Setup of run 1:
## BobTop
module BobTop (
	clock,
	reset,
	rx,
	runway_override,
	emergency_override,
	tx,
	framing_error,
	runway_active,
	emergency,
	receiving,
	sending
);
Size in the first run: roughly 1500 cells after synthesis, roughly 300 flip-flops, roughly 13 I/O pins, roughly 0.015 mm^2 of cells after synthesis.
Settings: LEC_CHECK=0, ABC_AREA=0, CAP_MARGIN=20, CELL_PAD_IN_SITES_DETAIL_PLACEMENT=0, CELL_PAD_IN_SITES_GLOBAL_PLACEMENT=0, CORE_MARGIN=4, CORE_UTILIZATION=39, CTS_CLUSTER_DIAMETER=60, GPL_TIMING_DRIVEN=0, HOLD_SLACK_MARGIN=0.21, MAX_ROUTING_LAYER=met5, PLACE_DENSITY=0.91, SETUP_SLACK_MARGIN=1.33, SLEW_MARGIN=20, TNS_END_PERCENT=30; clock period 14.4 ns.
run.sh (not shown) runs the stock make flow with config.mk's settings and CLKGATE_MAP_FILE=.
Here is what was changed in the inputs of run 2 compared with run 1.
Settings: a deleted PLACE_DENSITY that had been 0.91; a deleted GPL_TIMING_DRIVEN that had been 0; a deleted SETUP_SLACK_MARGIN that had been 1.33; a change of CORE_MARGIN from 4 to 2; a deleted CELL_PAD_IN_SITES_DETAIL_PLACEMENT that had been 0; a deleted MAX_ROUTING_LAYER that had been met5; a deleted HOLD_SLACK_MARGIN that had been 0.21; a deleted ABC_AREA that had been 0; a change of CORE_UTILIZATION from 39 to 45; a deleted TNS_END_PERCENT that had been 30; a deleted CTS_CLUSTER_DIAMETER that had been 60; a deleted CELL_PAD_IN_SITES_GLOBAL_PLACEMENT that had been 0; a change of the clock period (ns, I/O delays scaled along) from 14.4 to 40.0.
--- outcome ---
- As of run 2, wire length of the first global-routing pass had fallen by more than 10% compared to run 1.
- Comparing portion of total power attributed to the clock network for run 2 and run 1, the smaller number came from run 1.
- On design area, run 1 loses to run 2.
- Looking at filler cell count in the final layout, run 2 sits about 10% below run 1.
- Sort run 2 and run 1 by post-place setup slack desc -> top: run 2
- Going from run 1 to run 2, number of clock buffers in the layout shrank by a few percent.
- Hold slack of run 2 is on par with run 1.
- The length of routed met2 wiring in run 1 is 1.19 times that in run 2.
- Relative to run 1, routed wire length has decreased by about 10% in run 2.
Edits applied to the flow inputs when going from run 2 to run 3:
Settings: PLACE_DENSITY_LB_ADDON now 0.1, previously not set; ABC_AREA now 1, previously not set; CORE_UTILIZATION now 72, was 45; the clock period (ns, I/O delays scaled along) now 13.5, was 40.0.
[summary]
Run 3 went all the way through the flow, and no timing, DRC or antenna check failed. Lower clock-buffer cell count goes to run 3 over run 2. The post-synthesis share of cell area spent on and-or and or-and gates of run 3 is higher than that of run 2. Looking at area growth from synthesis to final layout, run 3 sits 3.0 points lower than run 2 does. Going from run 2 to run 3, the fraction of the cycle the final worst path needs was found to have gone up by 5.6 points.
Edits applied to the flow inputs when going from run 3 to run 4:
Settings: ABC_AREA removed (was 1); SETUP_SLACK_MARGIN newly set to 4.72; CORE_UTILIZATION changed from 72 to 45; PLACE_DENSITY_LB_ADDON removed (was 0.1); the clock period (ns, I/O delays scaled along) changed from 13.5 to 17.7.
Results
Number of primary I/O pins came out exactly the same in run 3 and run 4. Comparing clock latency at the later pin of the worst-skew pair for run 3 and run 4, the smaller number came from run 4. Taking run 3 as the reference, in run 4 area taken by multi-input logic gates rose 6.8%, cell count fell 236. Relative to run 3, data arrival at the endpoint of the critical path has increased by 1.19 ns in run 4. Higher total number of nets in the final design among run 3 and run 4: run 3. Run 4 vs run 3: clock network power share down in run 4. Run 3 → run 4: switching power total picked up an extra 6.4%; number of cells produced by synthesis lost 417. Note that the via count recorded for run 3 amounts to 1.2 times the value seen in run 4. Diff run 3 and run 4: length of routed met2 wiring lower in run 4.

---

BobTop again, from the RTL that the note above started with.
==> flow/design.v (excerpt) <==
module BobTop (
	clock,
	reset,
	rx,
	runway_override,
	emergency_override,
	tx,
	framing_error,
	runway_active,
	emergency,
	receiving,
	sending
);
clock: 9.82 ns
lec_check: 0
abc_area: 1
cap_margin: 5
cell_pad_in_sites_detail_placement: 0
cell_pad_in_sites_global_placement: 0
core_margin: 2
core_utilization: 72
cts_cluster_diameter: 166
cts_cluster_size: 15
gpl_timing_driven: 1
max_routing_layer: met5
place_density: 0.78
slew_margin: 40
Change:
==> flow/config.mk (replaced) <==
export PLATFORM = sky130hd
export DESIGN_NAME = BobTop
export DESIGN_NICKNAME = BobTop
export VERILOG_FILES = /design/flow/design.v
export SDC_FILE = /design/flow/constraint.sdc
export NUM_CORES = 4
export LEC_CHECK = 0
export ABC_AREA = 1
export CAP_MARGIN = 20
export CORE_MARGIN = 2
export CORE_UTILIZATION = 72
export CTS_CLUSTER_SIZE = 14
export PLACE_DENSITY_LB_ADDON = 0.1
export SETUP_SLACK_MARGIN = 2.67
export SLEW_MARGIN = 20
The changed run finished clean.
Total power came out higher by 17%.
Sequential power is about the same.
Worst hold slack loses 0.020 ns.
Count of clock-buffer cells in the layout came out higher by 3.
Setup slack loses 0.046 ns.
Critical path depth does not change.
Change:
--- a/flow/config.mk
+++ b/flow/config.mk
@@ -7,9 +7,9 @@
 export LEC_CHECK = 0
 export ABC_AREA = 1
-export CAP_MARGIN = 20
+export CAP_MARGIN = 0
 export CORE_MARGIN = 2
 export CORE_UTILIZATION = 72
 export CTS_CLUSTER_SIZE = 14
-export PLACE_DENSITY_LB_ADDON = 0.1
+export PLACE_DENSITY_LB_ADDON = 0.15
 export SETUP_SLACK_MARGIN = 2.67
 export SLEW_MARGIN = 20
Outcome:
- worst setup slack improves by 0.043 ns
- non-clock buffer count shrinks by 2
- synthesized cell count is unchanged
- utilization went down by 0.98 points
- combinational power shrinks by about 1%
- wire length goes down by about 0.6%
- global-route usage goes down by 0.62 points
- first-iteration DRC count rose by 6.6%

---

Starting RTL as in the previous note.
clock: 29.7 ns
lec_check: 0
cap_margin: 20
core_margin: 2
core_utilization: 65
cts_cluster_diameter: 28
hold_slack_margin: -0.08
slew_margin: 20
tns_end_percent: 5
Rerun with:
- CORE_UTILIZATION: 65 -> 72
- CTS_CLUSTER_DIAMETER: 28 -> 151
- HOLD_SLACK_MARGIN: -0.08 -> unset
- TNS_END_PERCENT: 5 -> unset
- clock period: 29.7 -> 11.8 ns (I/O delays scaled with it)
The new run ran to the end with no violations.
First-iteration DRC count increases by 11%.
Clock skew is about the same.
Power came out higher by 92%.
Final area went down by about 9%.
Global-route usage goes up by 1.7 points.
Clock-buffer cell count fell by 54.
Flip-flop count stays the same.
Die area is lower by about 9%.
Setup slack got worse by 11 ns.
Hold slack gets better by 0.010 ns.
Rerun with:
- ABC_AREA: unset -> 1
- CTS_CLUSTER_DIAMETER: 151 -> unset
- CTS_CLUSTER_SIZE: unset -> 14
- PLACE_DENSITY_LB_ADDON: unset -> 0.15
- SETUP_SLACK_MARGIN: unset -> 2.67
- clock period: 11.8 -> 9.82 ns (I/O delays scaled with it)
The new run completed with no timing, DRC or antenna violations.
Sequential power grows by about 9%.
Sequential share of layout area shrinks by 0.48 points.
Wire length grows by about 12%.
Cell area grows by 1.1%.
Die size grows by about 1.8%.
Core utilization shrinks by 1.4 points.
Count of clock-buffer cells in the layout grows by 5.
Hold slack degrades by 0.0077 ns.
Non-clock buffer count shrinks by 5.
Global-route usage grows by 2.4 points.
Rerun with:
- CAP_MARGIN: 20 -> 0
- PLACE_DENSITY_LB_ADDON: 0.15 -> 0.12
- SETUP_SLACK_MARGIN: 2.67 -> 2.86
- The changed run finished clean
- global-route usage is about the same
- setup slack gets worse by 0.055 ns
- power fell by 1.8%
- flip-flop count does not change
- routed wire length came out lower by 0.74%
- area after synthesis stays the same
Rerun with:
- CAP_MARGIN: 0 -> 40
- CORE_ASPECT_RATIO: unset -> 0.9
- PLACE_DENSITY_LB_ADDON: 0.12 -> 0.14
- SETUP_SLACK_MARGIN: 2.86 -> 2.8
Effect:
- count of clock-buffer cells in the layout rose by 2
- core utilization rose by 0.44 points
- sequential share of layout area stays flat
- global-route usage rose by 0.87 points
- worst setup slack degrades by 0.036 ns
Rerun with:
- CAP_MARGIN: 40 -> 0
- CORE_ASPECT_RATIO: 0.9 -> unset
- CTS_CLUSTER_DIAMETER: unset -> 203
- PLACE_DENSITY_LB_ADDON: 0.14 -> 0.01
- SETUP_SLACK_MARGIN: 2.8 -> 2.84
Die size stays flat. Power went down by a few percent. Worst setup slack gets better by 0.055 ns. Worst hold slack gets better by 0.021 ns. Via count went down by a few percent. Sequential share of layout area went up by 0.64 points. Clock power went down by about a fifth. Core utilization went down by 1.6 points. Routed wire length went down by a few percent.

---

Setup of run A:
BobTop again, from the RTL that the note above started with.
==> flow/design.v (excerpt) <==
module BobTop (
	clock,
	reset,
	rx,
	runway_override,
	emergency_override,
	tx,
	framing_error,
	runway_active,
	emergency,
	receiving,
	sending
);
	input wire clock;
	input wire reset;
	input wire rx;
	input wire [1:0] runway_override;
	input wire emergency_override;
	output wire tx;
	output wire framing_error;
	output wire [1:0] runway_active;
	output wire emergency;
	output wire receiving;
	output wire sending;
	wire [7:0] uart_rx_data;
	wire [7:0] uart_tx_data;
	wire uart_rx_valid;
	wire uart_tx_ready;
	wire uart_tx_send;
	UartRX #(
		.CLK_HZ(25000000),
		.BAUD_RATE(115200)
	) receiver(
		.clock(clock),
		.reset(reset),
		.rx(rx),
		.data(uart_rx_data),
		.done(uart_rx_valid),
		.framing_error(framing_error),
		.receiving(receiving)
	);
	UartTX #(
		.CLK_HZ(25000000),
		.BAUD_RATE(115200)
	) transmitter(
		.clock(clock),
		.reset(reset),
		.send(uart_tx_send),
		.data(uart_tx_data),
		.tx(tx),
		.ready(uart_tx_ready),
		.sending(sending)
	);
	reg [1:0] ro_temp;
	reg [1:0] ro_sync;
	reg eo_temp;
	reg eo_sync;
	always @(posedge clock) begin
		ro_temp <= runway_override;
		eo_temp <= emergency_override;
		ro_sync <= ro_temp;
		eo_sync <= eo_temp;
	end
	Bob bobby(
		.clock(clock),
		.reset(reset),
		.uart_rx_data(uart_rx_data),
		.uart_rx_valid(uart_rx_valid),
		.uart_tx_data(uart_tx_data),
		.uart_tx_ready(uart_tx_ready),
		.uart_tx_send(uart_tx_send),
		.runway_active(runway_active),
		.runway_override(ro_sync),
		.emergency_out(emergency),
		.emergency_override(eo_sync)
	);
endmodule
make LEC_CHECK=0 CAP_MARGIN=20 CORE_MARGIN=2 CORE_UTILIZATION=72 CTS_CLUSTER_DIAMETER=365 CTS_CLUSTER_SIZE=14 HOLD_SLACK_MARGIN=0.3 PLACE_DENSITY_LB_ADDON=0.01 SETUP_SLACK_MARGIN=-0.44 SLEW_MARGIN=20 finish   # period 10.9 ns
Run A went all the way through the flow, and no timing, DRC or antenna check failed.
Input-level comparison between run B and run A:
Settings: PLACE_DENSITY_LB_ADDON: 0.01 -> unset; CTS_CLUSTER_SIZE: 14 -> unset; CORE_UTILIZATION: 72 -> 27; CTS_CLUSTER_DIAMETER: 365 -> unset; HOLD_SLACK_MARGIN: 0.3 -> unset; SETUP_SLACK_MARGIN: -0.44 -> unset; the clock period (ns, I/O delays scaled along): 10.9 -> 17.7.
[summary]
Every stage of the flow completed for run B, and the final layout passed the timing, design-rule and antenna checks.
Run B against run A: xor/xnor share of the synthesized area essentially unchanged, net count of the finished layout picked up an extra about 0.5%, setup slack of the critical path after layout +4090 ps.
The inputs of run C differ from those of run B as listed below.
Settings: CORE_UTILIZATION: 27 -> 66; CTS_CLUSTER_DIAMETER: unset -> 28; HOLD_SLACK_MARGIN: unset -> -0.08; TNS_END_PERCENT: unset -> 5; the clock period (ns, I/O delays scaled along): 17.7 -> 28.5.
### Flow results
- Run C closes out successfully: all stages finished, all timing, DRC and antenna checks passed.
- Run B reached the final stage; the timing, design-rule and antenna checks on its layout passed.
- Run C vs run B — power attributed to the clock group dropped slightly
- Run B consumes more power than run C.
- Area of all placed cells without fillers delta (run C − run B): unfavourable
- The run showing the greater wire length of the first global-routing pass is run B.
- Arrival time of the worst setup path was higher in run C than in run B.
- Clock share of power: lower on run B
- On detailed-route wire length on metal 1: between run C and run B, it ends up lower for run C.
- Relative to run B, met3 track demand over resource in global routing has gone up in run C.
- Re area overhead of the layout relative to synthesis: run B was lower than run C.
What run D does differently from run C at the input level:
Settings: MAX_ROUTING_LAYER: unset -> met4; CTS_CLUSTER_DIAMETER: 28 -> unset; CORE_UTILIZATION: 66 -> 40; CELL_PAD_IN_SITES_DETAIL_PLACEMENT: unset -> 2; TNS_END_PERCENT: 5 -> unset; HOLD_SLACK_MARGIN: -0.08 -> unset; the clock period (ns, I/O delays scaled along): 28.5 -> 11.3.
[summary]
- Diff run C..run D | fraction of the yosys area taken by sequential cells | unchanged
- Vertical die dimension in run D is 28% higher than in run C
- Diff run C -> run D | total of fill cells in the finished design | up by more than 100%
- Compared with run C, run D shows a lower cell leakage power.
Input-level comparison between run E and run D:
Settings: changing CORE_UTILIZATION from 40 to 38; changing CORE_MARGIN from 2 to 4; changing SLEW_MARGIN from 20 to 40; setting HOLD_SLACK_MARGIN to 0.01 for the first time; changing the clock period (ns, I/O delays scaled along) from 11.3 to 17.5.
## What came out
Each of the runs, namely run D and run E, reached the end of the flow and came out clean.
Run D leaves less setup margin than run E.
Global-route usage in run E is 3.0 points below run D.
Inserted tap cell count was lower in the run labelled run D.
Average cell area after synthesis: run E vs run D identical
Run E: cell area after layout higher than run D
Run E -> run D: final hold slack flat
In the reports for run D and run E, the smaller part of the total power dissipated in the clock network belongs to run D.
## Diff of input files: run F against run E
Settings: putting TNS_END_PERCENT at 5 where nothing was set; swapping 38 for 58 in CORE_UTILIZATION; swapping 0.01 for -0.08 in HOLD_SLACK_MARGIN; swapping 4 for 2 in CORE_MARGIN; swapping 40 for 20 in SLEW_MARGIN; clearing MAX_ROUTING_LAYER, which used to be met4; clearing CELL_PAD_IN_SITES_DETAIL_PLACEMENT, which used to be 2; swapping 17.5 for 24.2 in the clock period (ns, I/O delays scaled along).
[summary]
Comparing run E and run F, per-cell routed wire length is lower on run F. Slew at the pin closest to its max-slew limit: run F > run E. The combinational fraction of the cell area in run F sits 0.85 points above the value recorded for run E. Looking at non-clock buffer count, run F sits below run E. Looking at pin count of the biggest net entering global routing across run E and run F, the one that comes out higher is run F. Compared with run E, in run F sequential share of layout area moved up, first-pass GRT wire length moved down. Run F against run E: area growth from synthesis to layout lost 2.8 points; all-layer global routing usage went down by 2.0 points; net total in the final layout went down; worst hold slack closely matched the old numbers.

---

Starting RTL as in the previous note.
==> flow/config.mk <==
export PLATFORM = sky130hd
export DESIGN_NAME = BobTop
export DESIGN_NICKNAME = BobTop
export VERILOG_FILES = /design/flow/design.v
export SDC_FILE = /design/flow/constraint.sdc
export NUM_CORES = 4
export LEC_CHECK = 0
export CAP_MARGIN = 20
export CORE_MARGIN = 2
export CORE_UTILIZATION = 72
export CTS_CLUSTER_DIAMETER = 365
export CTS_CLUSTER_SIZE = 22
export PLACE_DENSITY_LB_ADDON = 0.01
export SLEW_MARGIN = 20
==> flow/constraint.sdc <==
create_clock -name core_clock -period 11.6 [get_ports {clock}]
set_input_delay 2.3200 -clock core_clock [delete_from_list [all_inputs] [get_ports {clock}]]
set_output_delay 2.3200 -clock core_clock [all_outputs]
set_load 0.01 [all_outputs]
==> next run, changes <==
Settings changed: CORE_UTILIZATION 72 to 63, CTS_CLUSTER_DIAMETER 365 to default, CTS_CLUSTER_SIZE 22 to default, PLACE_DENSITY_LB_ADDON 0.01 to default.
Clock period 11.6 ns to 50.7 ns, I/O delays scaled along.
What happened: The changed run completed without violations. Wire length rose by 1.9%. Combinational power fell by 77%. Cell count rose by 4.8%. Synthesized cell count stays the same. Clock skew fell by 0.0054 ns.
==> next run, changes <==
Settings changed: CORE_UTILIZATION 63 to 45.
Clock period 50.7 ns to 17.7 ns, I/O delays scaled along.
Via count falls by 0.70%.
Power rises to 2.9 times its value.
Clock skew rises by 0.0030 ns.
Hold slack got worse by 0.0056 ns.
Wire length rises by 3.6%.
First-iteration DRC count falls by 15%.
Global-route usage falls by 6.8 points.
==> next run, changes <==
Settings changed: CORE_UTILIZATION 45 to 19.
Clock period 17.7 ns to 50.7 ns, I/O delays scaled along.
Result: Total power is lower by 65%. Critical path depth stays the same. Worst setup slack improves by 20 ns. Global-route usage drops by 12 points. Utilization shrinks by 29 points.
Power is estimated from default activity; no workload was simulated.
